==> trial 23: inputs <==
// ifft_top
module ifft_top 
     (
         input   wire           clk           ,                 
         input   wire           rst           ,                 
		 input   wire           ifft_enable   ,                 
		 input   wire  [15:0]   in_0_real     ,                 
         input   wire  [15:0]   in_1_real     ,                 
         input   wire  [15:0]   in_2_real     ,                 
         input   wire  [15:0]   in_3_real     ,                 
         input   wire  [15:0]   in_4_real     ,                 
         input   wire  [15:0]   in_5_real     ,                 
         input   wire  [15:0]   in_6_real     ,                 
         input   wire  [15:0]   in_7_real     ,                 
         input   wire  [15:0]   in_8_real     ,                 
         input   wire  [15:0]   in_9_real     ,                 
         input   wire  [15:0]   in_10_real    ,                 
         input   wire  [15:0]   in_11_real    ,                 
		 input   wire  [15:0]   in_0_imag     ,                 
         input   wire  [15:0]   in_1_imag     ,                 
         input   wire  [15:0]   in_2_imag     ,                 
         input   wire  [15:0]   in_3_imag     ,                 
         input   wire  [15:0]   in_4_imag     ,                 
         input   wire  [15:0]   in_5_imag     ,                 
         input   wire  [15:0]   in_6_imag     ,                 
         input   wire  [15:0]   in_7_imag     ,                 
         input   wire  [15:0]   in_8_imag     ,                 
         input   wire  [15:0]   in_9_imag     ,                 
         input   wire  [15:0]   in_10_imag    ,                 
         input   wire  [15:0]   in_11_imag    ,                 
		 output  wire  [15:0]   ifft_out_real ,                 
		 output  wire  [15:0]   ifft_out_imag ,                 
		 output  wire           finish                          
     );
Settings: LEC_CHECK=0, ABC_AREA=1, CAP_MARGIN=35, CELL_PAD_IN_SITES_DETAIL_PLACEMENT=2, CELL_PAD_IN_SITES_GLOBAL_PLACEMENT=2, CORE_MARGIN=3, CORE_UTILIZATION=40, CTS_CLUSTER_DIAMETER=186, GPL_ROUTABILITY_DRIVEN=1, HOLD_SLACK_MARGIN=-0.07, MAX_ROUTING_LAYER=met4, MIN_ROUTING_LAYER=met2, SLEW_MARGIN=20; clock period 10.8 ns.
run.sh (not shown) runs the stock make flow with config.mk's settings and CLKGATE_MAP_FILE=.
==> trial 88: changes against trial 23 <==
- ABC_AREA: 1 -> not set
- CAP_MARGIN: 35 -> 20
- CELL_PAD_IN_SITES_DETAIL_PLACEMENT: 2 -> not set
- CELL_PAD_IN_SITES_GLOBAL_PLACEMENT: 2 -> not set
- CORE_MARGIN: 3 -> 2
- CORE_UTILIZATION: 40 -> 44
- CTS_CLUSTER_DIAMETER: 186 -> not set
- GPL_ROUTABILITY_DRIVEN: 1 -> not set
- HOLD_SLACK_MARGIN: -0.07 -> not set
- MAX_ROUTING_LAYER: met4 -> not set
- MIN_ROUTING_LAYER: met2 -> not set
==> flow/constraint.sdc (replaced) <==
create_clock -name core_clock -period 11.0 [get_ports {clk}]
set_input_delay 2.2000 -clock core_clock [delete_from_list [all_inputs] [get_ports {clk}]]
set_output_delay 2.2000 -clock core_clock [all_outputs]
set_load 0.01 [all_outputs]
==> trial 54: changes against trial 23 <==
- ABC_AREA: 1 -> not set
- CAP_MARGIN: 35 -> 20
- CELL_PAD_IN_SITES_GLOBAL_PLACEMENT: 2 -> not set
- CORE_MARGIN: 3 -> 9
- CORE_UTILIZATION: 40 -> 63
- CTS_CLUSTER_DIAMETER: 186 -> not set
- GPL_ROUTABILITY_DRIVEN: 1 -> not set
- GPL_TIMING_DRIVEN: not set -> 1
- HOLD_SLACK_MARGIN: -0.07 -> not set
- MAX_ROUTING_LAYER: met4 -> not set
- MIN_ROUTING_LAYER: met2 -> not set
- PLACE_DENSITY: not set -> 0.46
==> flow/constraint.sdc (replaced) <==
create_clock -name core_clock -period 13.4 [get_ports {clk}]
set_input_delay 2.6800 -clock core_clock [delete_from_list [all_inputs] [get_ports {clk}]]
set_output_delay 2.6800 -clock core_clock [all_outputs]
set_load 0.01 [all_outputs]
==> impl_report.txt <==
IMPLEMENTATION SUMMARY REPORT
----------------------------------------------------
[Outcome]
  Outcome ........................ complete, but fails checks
  Blocking Checks ........................ setup timing

[Global routing]
  Met3 track demand over resource in global routing ........................ 5.94%
  Overall global routing resource usage ........................ 28.6%
  Met1 track utilization from global routing ........................ 38.2%

[Final timing]
  Final-report setup violation count ........................ 32
  Worst setup slack after layout ........................ -1.51 ns

[Floorplan]
  Die Span Y ........................ 432 microns
  FP Core Util ........................ 44.2%
  Horiz. Die Dim ........................ 432 microns

[Yosys]
  Cell variety after synth ........................ 81

----------------------------------------------------
-- figures above: trial 88

==> impl_report.txt <==
RUN METRICS
----------------------------------------------------
[Outcome]
  Outcome ........................ stopped before the end
  Terminating stage of the flow ........................ 3_5_place_dp
  Error that stopped the run ........................ [ERROR DPL-0033] detailed placement checks failed during check placement.

[Floorplan]
  Standard cell core area ........................ 126000 sq um
  Total die size ........................ 141000 sq um
  Die Span Y ........................ 376 microns
  FP Core Util ........................ 63.9%
  Horiz. Die Dim ........................ 376 microns

[Yosys]
  Warnings from Yosys ........................ 9
  And+or+nand+nor area frac ........................ 12.1%
  Async set or reset register ratio after synthesis ........................ 34.0%
  Synth Instances ........................ 7677
  Synth top area share ........................ 28.6%
  Dominant register cell ........................ edfxtp_1
  Cell variety after synth ........................ 81

[Place]
  Number of port buffers ........................ 419

----------------------------------------------------
-- figures above: trial 54

==> impl_report.txt <==
RUN METRICS
----------------------------------------------------
[Outcome]
  Outcome ........................ stopped before the end
  Terminating stage of the flow ........................ 5_1_grt
  Error that stopped the run ........................ [ERROR GRT-0232] Routing congestion too high. Check the congestion heatmap in the GUI.

[Floorplan]
  Horiz. Die Dim ........................ 460 microns
  FP Core Util ........................ 40.3%
  Die Span Y ........................ 460 microns

[Global routing]
  Overall global routing resource usage ........................ 73.9%
  Met3 track demand over resource in global routing ........................ 80.5%

[Yosys]
  Cell variety after synth ........................ 67
  Async set or reset register ratio after synthesis ........................ 34.0%
  And+or+nand+nor area frac ........................ 14.2%

[Clock tree]
  H-Tree Level Count ........................ 4

----------------------------------------------------
-- figures above: trial 23


==> v20: inputs <==
Starting RTL as in the previous note.
clock: 9.01 ns
lec_check: 0
cap_margin: 0
cell_pad_in_sites_global_placement: 0
core_aspect_ratio: 0.77
core_margin: 2
core_utilization: 70
cts_cluster_size: 65
gpl_routability_driven: 1
gpl_timing_driven: 1
max_routing_layer: met5
min_routing_layer: met1
place_density_lb_addon: 0.01
setup_slack_margin: 2.65
slew_margin: 15
tns_end_percent: 40
==> v32 (differences from v20) <==
- CAP_MARGIN: 0 -> 20
- CORE_ASPECT_RATIO: 0.77 -> 1.12
- CORE_UTILIZATION: 70 -> 72
- SETUP_SLACK_MARGIN: 2.65 -> 0.36
==> flow/constraint.sdc (replaced) <==
create_clock -name core_clock -period 12.1 [get_ports {clk}]
set_input_delay 2.4200 -clock core_clock [delete_from_list [all_inputs] [get_ports {clk}]]
set_output_delay 2.4200 -clock core_clock [all_outputs]
set_load 0.01 [all_outputs]
==> v13 (differences from v20) <==
- CAP_MARGIN: 0 -> 20
- CELL_PAD_IN_SITES_GLOBAL_PLACEMENT: 0 -> not set
- CORE_ASPECT_RATIO: 0.77 -> not set
- CORE_UTILIZATION: 70 -> 52
- CTS_CLUSTER_DIAMETER: not set -> 398
- CTS_CLUSTER_SIZE: 65 -> not set
- GPL_ROUTABILITY_DRIVEN: 1 -> not set
- GPL_TIMING_DRIVEN: 1 -> not set
- MAX_ROUTING_LAYER: met5 -> not set
- MIN_ROUTING_LAYER: met1 -> not set
- PLACE_DENSITY_LB_ADDON: 0.01 -> not set
- SETUP_SLACK_MARGIN: 2.65 -> not set
- SLEW_MARGIN: 15 -> 20
- TNS_END_PERCENT: 40 -> not set
==> flow/constraint.sdc (replaced) <==
create_clock -name core_clock -period 13.0 [get_ports {clk}]
set_input_delay 2.6000 -clock core_clock [delete_from_list [all_inputs] [get_ports {clk}]]
set_output_delay 2.6000 -clock core_clock [all_outputs]
set_load 0.01 [all_outputs]
==> summary of the runs <==
v13 produced a layout that fails on setup timing. v20 ran to the end with violations: setup timing. v32 stopped in 5_1_grt (GRT-0232). Between v13 and v20, the lower sequential share of layout area is in v20 (gap 0.44 points). In v20 the final cell count is lower than in v13, by about 3.5%. Sequential power: v20 is larger than v13 (44%). Between v13 and v20, the lower total power is in v13 (gap 28%, measured against v20). Of v20 and v13, v13 has the higher clock-buffer cell count (gap 17). Of v20 and v13, v20 has the higher clock power (gap 33%, measured against v13). Of v13 and v20, v20 has the higher cell area (gap 1.3%, measured against v20).

==> branch quartz <==
Starting RTL as in the previous note.
Design ifft_top, start of the top module:
module ifft_top 
     (
         input   wire           clk           ,                 
         input   wire           rst           ,                 
		 input   wire           ifft_enable   ,                 
		 input   wire  [15:0]   in_0_real     ,                 
         input   wire  [15:0]   in_1_real     ,                 
         input   wire  [15:0]   in_2_real     ,                 
         input   wire  [15:0]   in_3_real     ,                 
         input   wire  [15:0]   in_4_real     ,                 
         input   wire  [15:0]   in_5_real     ,                 
         input   wire  [15:0]   in_6_real     ,                 
         input   wire  [15:0]   in_7_real     ,                 
         input   wire  [15:0]   in_8_real     ,                 
         input   wire  [15:0]   in_9_real     ,                 
         input   wire  [15:0]   in_10_real    ,                 
         input   wire  [15:0]   in_11_real    ,                 
		 input   wire  [15:0]   in_0_imag     ,                 
         input   wire  [15:0]   in_1_imag     ,                 
         input   wire  [15:0]   in_2_imag     ,                 
         input   wire  [15:0]   in_3_imag     ,                 
         input   wire  [15:0]   in_4_imag     ,                 
         input   wire  [15:0]   in_5_imag     ,                 
         input   wire  [15:0]   in_6_imag     ,                 
         input   wire  [15:0]   in_7_imag     ,                 
         input   wire  [15:0]   in_8_imag     ,                 
         input   wire  [15:0]   in_9_imag     ,                 
         input   wire  [15:0]   in_10_imag    ,                 
         input   wire  [15:0]   in_11_imag    ,                 
		 output  wire  [15:0]   ifft_out_real ,                 
		 output  wire  [15:0]   ifft_out_imag ,                 
		 output  wire           finish                          
     );
clock: 10.8 ns
lec_check: 0
cap_margin: 35
cell_pad_in_sites_global_placement: 1
core_margin: 7
core_utilization: 40
gpl_routability_driven: 1
min_routing_layer: met1
setup_slack_margin: 1.86
slew_margin: 20
==> inputs of branch fjord, as changes to branch quartz <==
==> flow/config.mk (replaced) <==
export PLATFORM = sky130hd
export DESIGN_NAME = ifft_top
export DESIGN_NICKNAME = ifft_top
export VERILOG_FILES = /design/flow/design.v
export SDC_FILE = /design/flow/constraint.sdc
export NUM_CORES = 4
export LEC_CHECK = 0
export CAP_MARGIN = 20
export CORE_MARGIN = 2
export CORE_UTILIZATION = 71
export CTS_CLUSTER_DIAMETER = 131
export CTS_CLUSTER_SIZE = 24
export SETUP_SLACK_MARGIN = 1.89
export SLEW_MARGIN = 20
==> flow/constraint.sdc (replaced) <==
create_clock -name core_clock -period 12.9 [get_ports {clk}]
set_input_delay 2.5800 -clock core_clock [delete_from_list [all_inputs] [get_ports {clk}]]
set_output_delay 2.5800 -clock core_clock [all_outputs]
set_load 0.01 [all_outputs]
==> inputs of branch violet, as changes to branch quartz <==
==> flow/config.mk (replaced) <==
export PLATFORM = sky130hd
export DESIGN_NAME = ifft_top
export DESIGN_NICKNAME = ifft_top
export VERILOG_FILES = /design/flow/design.v
export SDC_FILE = /design/flow/constraint.sdc
export NUM_CORES = 4
export LEC_CHECK = 0
export CAP_MARGIN = 20
export CORE_MARGIN = 2
export CORE_UTILIZATION = 58
export SETUP_SLACK_MARGIN = 2.37
export SLEW_MARGIN = 20
==> flow/constraint.sdc (replaced) <==
create_clock -name core_clock -period 8.15 [get_ports {clk}]
set_input_delay 1.6300 -clock core_clock [delete_from_list [all_inputs] [get_ports {clk}]]
set_output_delay 1.6300 -clock core_clock [all_outputs]
set_load 0.01 [all_outputs]
==> results <==
| item | branch violet | branch fjord | branch quartz |
|---|---|---|---|
| Outcome | failed layout checks | failed layout checks | failed layout checks |
| Violated checks | negative setup slack | negative setup slack | negative setup slack |
| Largest voltage drop on the vdd net | 0.229 mV | 0.136 mV | 0.129 mV |
| Switching component of the power | 2.74 mW | 1.43 mW | 2.02 mW |
| Slew headroom | 12.2% | 18.4% | 28.7% |
| Core utilization of the finished layout | 73.3% | 84.9% | 50.9% |
| Buffers inserted during post-CTS setup optimization | 51 | 45 | 72 |
| Sequential power | 6.57 mW | 4.15 mW | 4.95 mW |
| Clock skew | 0.110 ns | 0.0531 ns | 0.0421 ns |
| GR met2 Demand/Resource | 59.9% | 69.2% | 43.6% |
| Worst min-delay path startpoint | p2s_imag.r_3[15] | p2s_real.r_1[8] | p2s_imag.r_9[3] |
| Core footprint | 138,000 µm² | 113,000 µm² | 200,000 µm² |
| Vias per inst | 5.71 | 6.20 | 5.11 |
| Via count | 61,400 | 62,200 | 59,100 |
| Global router's overall resource usage | 37.4% | 45.2% | 25.7% |
| Setup TNS | -906.71 ns | -5.15 ns | -52.02 ns |
| Final design instance area without fill | 101,000 µm² | 95,600 µm² | 102,000 µm² |
| Late-Pin Clk Latency | 0.81 ns | 0.73 ns | 0.74 ns |
| CTS-repair resized insts | 342 | 201 | 276 |
| Peak per-stage delay on the critical path | 0.55 ns | 0.72 ns | 0.56 ns |

==> wip/sierra <==
ifft_top again, from the RTL that the note above started with.
Settings: LEC_CHECK=0, CAP_MARGIN=20, CORE_MARGIN=2, CORE_UTILIZATION=71, CTS_CLUSTER_SIZE=54, MAX_ROUTING_LAYER=met4, SETUP_SLACK_MARGIN=1.97, SLEW_MARGIN=20; clock period 7.48 ns.
==> wip/raven: changes against wip/sierra <==
- CTS_CLUSTER_DIAMETER: unset -> 131
- CTS_CLUSTER_SIZE: 54 -> 24
- HOLD_SLACK_MARGIN: unset -> 0.3
- MAX_ROUTING_LAYER: met4 -> unset
- SETUP_SLACK_MARGIN: 1.97 -> 1.89
- TNS_END_PERCENT: unset -> 60
==> flow/constraint.sdc (replaced) <==
create_clock -name core_clock -period 12.9 [get_ports {clk}]
set_input_delay 2.5800 -clock core_clock [delete_from_list [all_inputs] [get_ports {clk}]]
set_output_delay 2.5800 -clock core_clock [all_outputs]
set_load 0.01 [all_outputs]
==> notes.md <==
The flow did not finish. It got as far as global routing and failed there. The tool reported: "[ERROR GRT-0232] Routing congestion too high. Check the congestion heatmap in the GUI". Per the repair_timing log after CTS, setup buffers inserted total 58.
That was wip/sierra.
==> notes.md <==
The run gives 10.63 ns as the arrival time reported for the critical path endpoint. Per STA, the worst path accumulates the most delay in the family adder cells. Failing layout checks were recorded as negative setup slack. The worst-case setup margin in the final layout was -0.309 ns. The flow ran to the end, but the layout failed its checks.

The end-of-flow timing check tallies setup violations at 17. For the buffer count from post-CTS setup fixing, the log shows 43.
That was wip/raven.

==> inputs of run K <==
Starting RTL as in the previous note.
clock: 12.9 ns
lec_check: 0
cap_margin: 20
cell_pad_in_sites_global_placement: 1
core_aspect_ratio: 1.12
core_margin: 2
core_utilization: 47
cts_cluster_size: 61
gpl_routability_driven: 0
gpl_timing_driven: 1
max_routing_layer: met5
min_routing_layer: met1
place_density: 0.42
setup_slack_margin: 2.65
slew_margin: 15
tns_end_percent: 100
==> run A: changes against run K <==
CELL_PAD_IN_SITES_GLOBAL_PLACEMENT = unset   (was 1)
CORE_ASPECT_RATIO = unset   (was 1.12)
CORE_UTILIZATION = 9   (was 47)
CTS_CLUSTER_SIZE = unset   (was 61)
GPL_ROUTABILITY_DRIVEN = unset   (was 0)
GPL_TIMING_DRIVEN = unset   (was 1)
MAX_ROUTING_LAYER = unset   (was met5)
MIN_ROUTING_LAYER = unset   (was met1)
PLACE_DENSITY = unset   (was 0.42)
SETUP_SLACK_MARGIN = unset   (was 2.65)
SLEW_MARGIN = 20   (was 15)
TNS_END_PERCENT = unset   (was 100)
==> flow/constraint.sdc (replaced) <==
create_clock -name core_clock -period 16.3 [get_ports {clk}]
set_input_delay 3.2600 -clock core_clock [delete_from_list [all_inputs] [get_ports {clk}]]
set_output_delay 3.2600 -clock core_clock [all_outputs]
set_load 0.01 [all_outputs]
==> comparison table <==
metric	run A	run K
Outcome	complete, no violations	complete, but fails checks
Reasons for failing layout checks	-	negative setup slack
Die y size	951 um	443 um
DRT iter0 DRCs	5109	4526
Hold path start	p2s_real.r_4[3]	p2s_imag.r_7[5]
All-Layer GR Usage	0.0605	0.312
Seq area share	0.316	0.334
Bufs w/o clock	617	1199
Instance area after placement	100000 um2	93600 um2
Part of the power in combinational logic	0.042	0.041
Clock buffers created by TritonCTS	118	112
Fraction of power consumed by sequential logic	0.523	0.531
Number of vias in the routed layout	56.7k	58.7k
Clk power	2.74 mW	3.35 mW
Layout Cells excl Fill	20.0k	11.0k
Leakage power of the design	40.3 nW	43.6 nW
Data arrival, critical path	12610 ps	10680 ps
Cell count after placement	19.8k	10.7k
Clock latency on the worst-skew pair	950 ps	740 ps
Final design area excluding fillers	104000 um2	98600 um2
Cell count along the critical path	35	40
Power is estimated from default activity; no workload was simulated.
